## zinc
// atomik_top_parallel
module atomik_top_parallel #(
    parameter integer SYS_CLK_HZ = 94_500_000,
    parameter integer BAUD_RATE  = 115200,
    parameter integer N_BANKS    = 4
)(
    input  wire       sys_clk,
    input  wire       sys_rst_n,
    input  wire       uart_rx,
    output wire       uart_tx,
    output wire [5:0] led
);
For scale: about 740 flip-flops, ~10 I/O pins, roughly 34000 sq um of cells after synthesis.
Settings: LEC_CHECK=0, CAP_MARGIN=20, CELL_PAD_IN_SITES_DETAIL_PLACEMENT=2, CORE_MARGIN=2, CORE_UTILIZATION=50, CTS_CLUSTER_DIAMETER=121, GPL_ROUTABILITY_DRIVEN=0, HOLD_SLACK_MARGIN=-0.04, MAX_ROUTING_LAYER=met4, MIN_ROUTING_LAYER=met2, SLEW_MARGIN=20; clock period 4.53 ns.
run.sh (not shown) runs the stock make flow with config.mk's settings and CLKGATE_MAP_FILE=.
zinc: it failed with a tool error in global routing (5_1_grt), so there are no final results.
> inputs changed (zinc -> maple)
Settings: CORE_UTILIZATION: 50 -> 72; CTS_CLUSTER_SIZE: unset -> 80; CELL_PAD_IN_SITES_DETAIL_PLACEMENT: 2 -> unset; MAX_ROUTING_LAYER: met4 -> unset; CTS_CLUSTER_DIAMETER: 121 -> unset; HOLD_SLACK_MARGIN: -0.04 -> unset; MIN_ROUTING_LAYER: met2 -> unset; ABC_AREA: unset -> 1; SETUP_SLACK_MARGIN: unset -> 0.8; GPL_ROUTABILITY_DRIVEN: 0 -> unset; the clock period (ns, I/O delays scaled along): 4.53 -> 3.17.
Notes after the runs:
Diff maple..zinc | number of clock sinks seen by CTS | unchanged. Overall die height (higher): zinc. | multiplexer share of the synthesized area | maple vs zinc | 7.0 points lower |. maple finished every step from synthesis to the final layout, and the layout passed the timing, design-rule and antenna checks. Compared with zinc, maple shows a higher area of the mapped netlist. Against zinc, maple comes in about 20% lower on mean cell area of the mapped netlist. Re worst slack at placement: maple and zinc aren't equal, and the higher value belongs to zinc. In the tables for maple and zinc, chip area in the Yosys report reads higher with maple. For the area share of and/or/nand/nor cells after synthesis, maple came in 12 points higher than zinc did.
Input-level comparison between delta and maple:
Settings: setting PLACE_DENSITY to 0.37 for the first time; changing CTS_CLUSTER_SIZE from 80 to 73; changing CAP_MARGIN from 20 to 15; changing SETUP_SLACK_MARGIN from 0.8 to 0.78; changing the clock period (ns, I/O delays scaled along) from 3.17 to 3.27.
Results
delta: done, clean on timing, DRC and antenna. Delta (delta minus maple): normalized max-slew margin went down, overall power went up, overall chip area did not really move, cell depth of the worst setup path went up, routed via count divided by cell count did not really move. maple → delta: worst-case setup margin in the final layout now sits higher, period utilization now sits lower, count of buffering cells on the critical path with inverters included now sits higher. Tally of clock buffers in the finished layout, delta and maple: higher on maple.
Changes in lagoon relative to delta:
Settings: an added PLACE_DENSITY_LB_ADDON of 0.19; an added CTS_CLUSTER_DIAMETER of 28; a change of CTS_CLUSTER_SIZE from 73 to 14; a deleted PLACE_DENSITY that had been 0.37; a change of the clock period (ns, I/O delays scaled along) from 3.27 to 3.19.
- lagoon: all stages done; final checks FAILED (negative setup slack).
- The detailed-route wire length of lagoon is higher than that of delta.
- Count of final setup violators (lagoon over delta): increase, 2
- Compared with delta, lagoon shows a higher utilization.
Inputs modified between lagoon and fjord:
Settings: clearing CTS_CLUSTER_SIZE, which used to be 14; putting MAX_ROUTING_LAYER at met4 where nothing was set; putting GPL_TIMING_DRIVEN at 0 where nothing was set; swapping 15 for 0 in CAP_MARGIN; putting PLACE_DENSITY at 0.6 where nothing was set; clearing PLACE_DENSITY_LB_ADDON, which used to be 0.19; clearing ABC_AREA, which used to be 1; swapping 72 for 40 in CORE_UTILIZATION; swapping 0.78 for -0.21 in SETUP_SLACK_MARGIN; clearing CTS_CLUSTER_DIAMETER, which used to be 28; swapping 3.19 for 10.2 in the clock period (ns, I/O delays scaled along).
==> comparison <==
fjord vs. lagoon: cell-internal power went down by 76%. fjord went all the way through the flow, and no timing, DRC or antenna check failed. Changes observed in fjord relative to lagoon: critical path depth lower, vias after detailed routing lost 11100, number of iterations in the first detailed-routing pass moved down, routed wire length down 27%. Summary of fjord over lagoon: die area shows an increase of 66%; routed wire length on met3 shows a reduction of 75%; total power consumption of the routed design shows a reduction of about 80%. Taking lagoon as 1.0, fjord lands at 0.75 on final net count. Between fjord and lagoon, the number of design rule violations left after detail routing does not differ in any meaningful way. In fjord relative to lagoon, number of distinct library cells after synthesis had gone up by more than half.
Modified inputs, umber compared to fjord
Settings: removing MAX_ROUTING_LAYER (formerly met4); changing CORE_UTILIZATION from 40 to 70; removing GPL_TIMING_DRIVEN (formerly 0); changing SETUP_SLACK_MARGIN from -0.21 to 0.8; removing PLACE_DENSITY (formerly 0.6); changing CAP_MARGIN from 0 to 20; changing the clock period (ns, I/O delays scaled along) from 10.2 to 3.17.
==> comparison <==
No crash in umber: every stage finished, but the layout fails its final checks due to negative setup slack.
From fjord to umber the numbers moved as follows: total length of routed met3 wires increased by 120% relative to the old numbers; sequential standard cell area barely changed.
Via count came out higher on umber than on fjord.
Design area (umber over fjord): decrease, 290 sq um
Highest-delay cell along the critical path: sky130_fd_sc_hd__dfrtp_1 -> umber, sky130_fd_sc_hd__xnor2_1 -> fjord
flop to flop as the worst hold path class was reported by umber, and flop to async pin by fjord.

========
atomik_top_parallel again, from the RTL that the note above started with.
Settings: LEC_CHECK=0, ABC_AREA=1, CAP_MARGIN=20, CELL_PAD_IN_SITES_DETAIL_PLACEMENT=0, CELL_PAD_IN_SITES_GLOBAL_PLACEMENT=1, CORE_ASPECT_RATIO=0.5, CORE_MARGIN=2, CORE_UTILIZATION=67, CTS_CLUSTER_DIAMETER=278, CTS_CLUSTER_SIZE=98, GPL_ROUTABILITY_DRIVEN=1, PLACE_DENSITY=0.37, SETUP_SLACK_MARGIN=1.51, SLEW_MARGIN=20; clock period 5.43 ns.
The starting point did not get past global placement without I/O (GPL-0301).
Edit:
==> flow/config.mk (replaced) <==
export PLATFORM = sky130hd
export DESIGN_NAME = atomik_top_parallel
export DESIGN_NICKNAME = atomik_top_parallel
export VERILOG_FILES = /design/flow/design.v
export SDC_FILE = /design/flow/constraint.sdc
export NUM_CORES = 4
export LEC_CHECK = 0
export CAP_MARGIN = 35
export CELL_PAD_IN_SITES_DETAIL_PLACEMENT = 0
export CORE_MARGIN = 2
export CORE_UTILIZATION = 61
export CTS_CLUSTER_DIAMETER = 266
export CTS_CLUSTER_SIZE = 29
export GPL_ROUTABILITY_DRIVEN = 1
export SETUP_SLACK_MARGIN = -0.38
export SLEW_MARGIN = 20
==> flow/constraint.sdc (replaced) <==
create_clock -name core_clock -period 5.84 [get_ports {sys_clk}]
set_input_delay 1.1680 -clock core_clock [delete_from_list [all_inputs] [get_ports {sys_clk}]]
set_output_delay 1.1680 -clock core_clock [all_outputs]
set_load 0.01 [all_outputs]
After rerunning: With this change the flow passed the timing, design-rule and antenna checks; synthesized cell count falls by 25%; area after synthesis falls by 7.0%; die area rises by 1.9%.
Edit:
==> flow/config.mk (replaced) <==
export PLATFORM = sky130hd
export DESIGN_NAME = atomik_top_parallel
export DESIGN_NICKNAME = atomik_top_parallel
export VERILOG_FILES = /design/flow/design.v
export SDC_FILE = /design/flow/constraint.sdc
export NUM_CORES = 4
export LEC_CHECK = 0
export ABC_AREA = 1
export CAP_MARGIN = 5
export CORE_MARGIN = 2
export CORE_UTILIZATION = 72
export CTS_CLUSTER_SIZE = 80
export PLACE_DENSITY_LB_ADDON = 0.2
export SETUP_SLACK_MARGIN = 0.8
export SLEW_MARGIN = 20
==> flow/constraint.sdc (replaced) <==
create_clock -name core_clock -period 3.17 [get_ports {sys_clk}]
set_input_delay 0.6340 -clock core_clock [delete_from_list [all_inputs] [get_ports {sys_clk}]]
set_output_delay 0.6340 -clock core_clock [all_outputs]
set_load 0.01 [all_outputs]
Outcome: The changed run finished clean; wire length went up by a little under a tenth; power went up by well over a third; sequential share of layout area went down by 6.6 points; hold slack gets worse by 0.0082 ns; area after synthesis went up by a little under a tenth; setup slack gets worse by 0.49 ns; non-clock buffer count went up by 31; synthesized cell count went up by a quarter to a third.
Edit:
--- a/flow/config.mk
+++ b/flow/config.mk
@@ -7,9 +7,10 @@
 export LEC_CHECK = 0
 export ABC_AREA = 1
-export CAP_MARGIN = 5
+export CAP_MARGIN = 20
 export CORE_MARGIN = 2
 export CORE_UTILIZATION = 72
+export CTS_CLUSTER_DIAMETER = 29
 export CTS_CLUSTER_SIZE = 80
-export PLACE_DENSITY_LB_ADDON = 0.2
+export PLACE_DENSITY = 0.36
 export SETUP_SLACK_MARGIN = 0.8
 export SLEW_MARGIN = 20
Result: Total power came out higher by a quarter to a third. Core utilization came out higher by 6.0 points. Non-clock buffer count came out higher by 47. Via count came out higher by a few percent. Maximum frequency came out lower by a few percent.

========
== JK ==
Starting RTL as in the previous note.
Settings: LEC_CHECK=0, ABC_AREA=1, CAP_MARGIN=15, CORE_MARGIN=2, CORE_UTILIZATION=72, CTS_CLUSTER_SIZE=97, HOLD_SLACK_MARGIN=0.29, PLACE_DENSITY=0.35, SETUP_SLACK_MARGIN=0.78, SLEW_MARGIN=20; clock period 3.27 ns.
JK went all the way through synthesis, placement and routing and the layout is clean on timing, DRC and antenna.
> inputs changed (JK -> MS)
- changing CAP_MARGIN from 15 to 20
- removing HOLD_SLACK_MARGIN (formerly 0.29)
- removing CTS_CLUSTER_SIZE (formerly 97)
- removing SETUP_SLACK_MARGIN (formerly 0.78)
- changing CORE_UTILIZATION from 72 to 64
- removing PLACE_DENSITY (formerly 0.35)
- removing ABC_AREA (formerly 1)
- changing the clock period (ns, I/O delays scaled along) from 3.27 to 5.12
--- outcome ---
- Looking at global routing usage on met3, MS sits 0.51 points above JK.
- Summary — sequential-to-total area share from yosys stat, MS relative to JK: higher, by 3.8 points.
- Sort MS and JK by area fraction in xor and xnor cells, ascending, and JK comes first.
- Compared to JK, MS has layout-stage area growth over the synthesis result 2.2 points lower.
- MS vs JK: simple-gate share of the synthesized area down in MS
- MS: sequential share of layout area is 4.4 points higher than what JK reported.
Here is what was changed in the inputs of AL compared with MS.
- changing CORE_UTILIZATION from 64 to 72
- setting SETUP_SLACK_MARGIN to 0.82 for the first time
- setting ABC_AREA to 1 for the first time
- setting PLACE_DENSITY to 0.38 for the first time
- setting CTS_CLUSTER_SIZE to 17 for the first time
- changing the clock period (ns, I/O delays scaled along) from 5.12 to 3.17
Notes after the runs:
Re sequential cell area fraction in the yosys report: AL is 3.8 points down on MS.
AL vs MS, uppermost layer routed: met4 vs met5
The run showing the greater area added between synthesis and finish is AL.
AL vs. MS: post-placement cell count shows an increase of 1262; non-clock buffer count grew by about 150%; count of clock-buffer cells in the layout rose by 13.

========
job 2778:
Starting RTL as in the previous note.
// atomik_top_parallel
module atomik_top_parallel #(
    parameter integer SYS_CLK_HZ = 94_500_000,
    parameter integer BAUD_RATE  = 115200,
    parameter integer N_BANKS    = 4
)(
    input  wire       sys_clk,
    input  wire       sys_rst_n,
    input  wire       uart_rx,
    output wire       uart_tx,
    output wire [5:0] led
);
make LEC_CHECK=0 CAP_MARGIN=40 CELL_PAD_IN_SITES_DETAIL_PLACEMENT=0 CORE_MARGIN=2 CORE_UTILIZATION=40 CTS_CLUSTER_DIAMETER=278 CTS_CLUSTER_SIZE=29 GPL_ROUTABILITY_DRIVEN=1 SETUP_SLACK_MARGIN=0.77 SLEW_MARGIN=20 TNS_END_PERCENT=5 finish   # period 5.43 ns
## Diff of input files: job 8720 against job 2778
--- a/flow/config.mk
+++ b/flow/config.mk
@@ -8,2 +8 @@
-export CAP_MARGIN = 40
-export CELL_PAD_IN_SITES_DETAIL_PLACEMENT = 0
+export CAP_MARGIN = 20
@@ -12,4 +11 @@
-export CTS_CLUSTER_DIAMETER = 278
-export CTS_CLUSTER_SIZE = 29
-export GPL_ROUTABILITY_DRIVEN = 1
-export SETUP_SLACK_MARGIN = 0.77
+export PLACE_DENSITY = 0.6
@@ -17 +12,0 @@
-export TNS_END_PERCENT = 5
==> flow/constraint.sdc <==
create_clock -name core_clock -period 4.36 [get_ports {sys_clk}]
set_input_delay 0.8720 -clock core_clock [delete_from_list [all_inputs] [get_ports {sys_clk}]]
set_output_delay 0.8720 -clock core_clock [all_outputs]
set_load 0.01 [all_outputs]
[summary]
Looking at the reports, job 8720 completed the entire flow and the layout it produced met the timing, design-rule and antenna checks.
Diff job 2778 -> job 8720: vias after detailed routing increased by 517 relative to the old numbers; wire length of the first global-routing pass increased by about 2% relative to the old numbers; area of all placed cells without fillers increased by 4.5% relative to the old numbers; data arrival time of the critical path closely matched the old numbers; slew at the pin with the worst max-slew slack increased by 0.22 ns relative to the old numbers.
#### Input delta (job 5729 over job 8720)
==> flow/constraint.sdc <==
create_clock -name core_clock -period 5.71 [get_ports {sys_clk}]
set_input_delay 1.1420 -clock core_clock [delete_from_list [all_inputs] [get_ports {sys_clk}]]
set_output_delay 1.1420 -clock core_clock [all_outputs]
set_load 0.01 [all_outputs]
## What came out
- Job 5729: no failed stages, no open violations at the end
- The global-route usage over all layers on job 5729 is in line with that on job 8720.
- Of job 8720 and job 5729, the lower number of buffers inserted during clock tree synthesis belongs to job 8720.
- Compared with job 8720, job 5729 is more frugal on power.
- Job 5729 ends up with a total routed wirelength that is about 1.2% lower than in job 8720.
- Job 5729: net switching fraction of the power is 0.25 points lower than what job 8720 reported.
Changes in job 6183 relative to job 5729:
--- a/flow/config.mk
+++ b/flow/config.mk
@@ -8,0 +9 @@
+export CELL_PAD_IN_SITES_DETAIL_PLACEMENT = 0
@@ -10,2 +11,5 @@
-export CORE_UTILIZATION = 40
-export PLACE_DENSITY = 0.6
+export CORE_UTILIZATION = 50
+export CTS_CLUSTER_DIAMETER = 33
+export CTS_CLUSTER_SIZE = 29
+export GPL_ROUTABILITY_DRIVEN = 1
+export SETUP_SLACK_MARGIN = 0.77
==> flow/constraint.sdc <==
create_clock -name core_clock -period 5.81 [get_ports {sys_clk}]
set_input_delay 1.1620 -clock core_clock [delete_from_list [all_inputs] [get_ports {sys_clk}]]
set_output_delay 1.1620 -clock core_clock [all_outputs]
set_load 0.01 [all_outputs]
--- outcome ---
Job 5729 and job 6183 ended up with nearly the same clock transition at the registers of the reported paths. For the first-pass GRT wire length, job 6183 came in about 5% higher than job 5729 did. Taking job 5729 as the reference, in job 6183 met3 wire length has increased, global-route met2 utilization has increased, number of cell rows has decreased. The run showing the smaller part of the power in the clock network is job 5729. On wire length, job 5729 beats job 6183. The via count in job 6183 sits 1208 above the value recorded for job 5729. Measured against each other, job 5729 and job 6183 differ in setup slack, the lower figure coming from job 5729. Growth of design area from synthesis to finish: job 6183 vs job 5729 up 5.8 points.
Relative to job 6183, the following input files were edited for job 2634:
--- a/flow/config.mk
+++ b/flow/config.mk
@@ -8 +8,2 @@
-export CAP_MARGIN = 20
+export ABC_AREA = 1
+export CAP_MARGIN = 0
@@ -9,0 +11 @@
+export CORE_ASPECT_RATIO = 0.88
@@ -11,2 +13,2 @@
-export CORE_UTILIZATION = 50
-export CTS_CLUSTER_DIAMETER = 33
+export CORE_UTILIZATION = 72
+export CTS_CLUSTER_DIAMETER = 27
@@ -14,0 +17 @@
+export PLACE_DENSITY_LB_ADDON = 0.2
@@ -16 +19 @@
-export SLEW_MARGIN = 20
+export SLEW_MARGIN = 40
==> flow/constraint.sdc <==
create_clock -name core_clock -period 3.17 [get_ports {sys_clk}]
set_input_delay 0.6340 -clock core_clock [delete_from_list [all_inputs] [get_ports {sys_clk}]]
set_output_delay 0.6340 -clock core_clock [all_outputs]
set_load 0.01 [all_outputs]
Notes after the runs:
- Of job 2634 and job 6183, only job 6183 finishes the flow clean.
- Job 2634 finished every stage; the final checks, however, were not passed, the failures being negative setup slack.
- Share of power burned in combinational logic across job 2634 and job 6183: no real change.
- Job 2634 vs. job 6183: overall power after layout picked up an extra 88%, non-clock buffer count rose by 180%.
Power figures rest on the tool's default switching activity, not on a simulated workload.
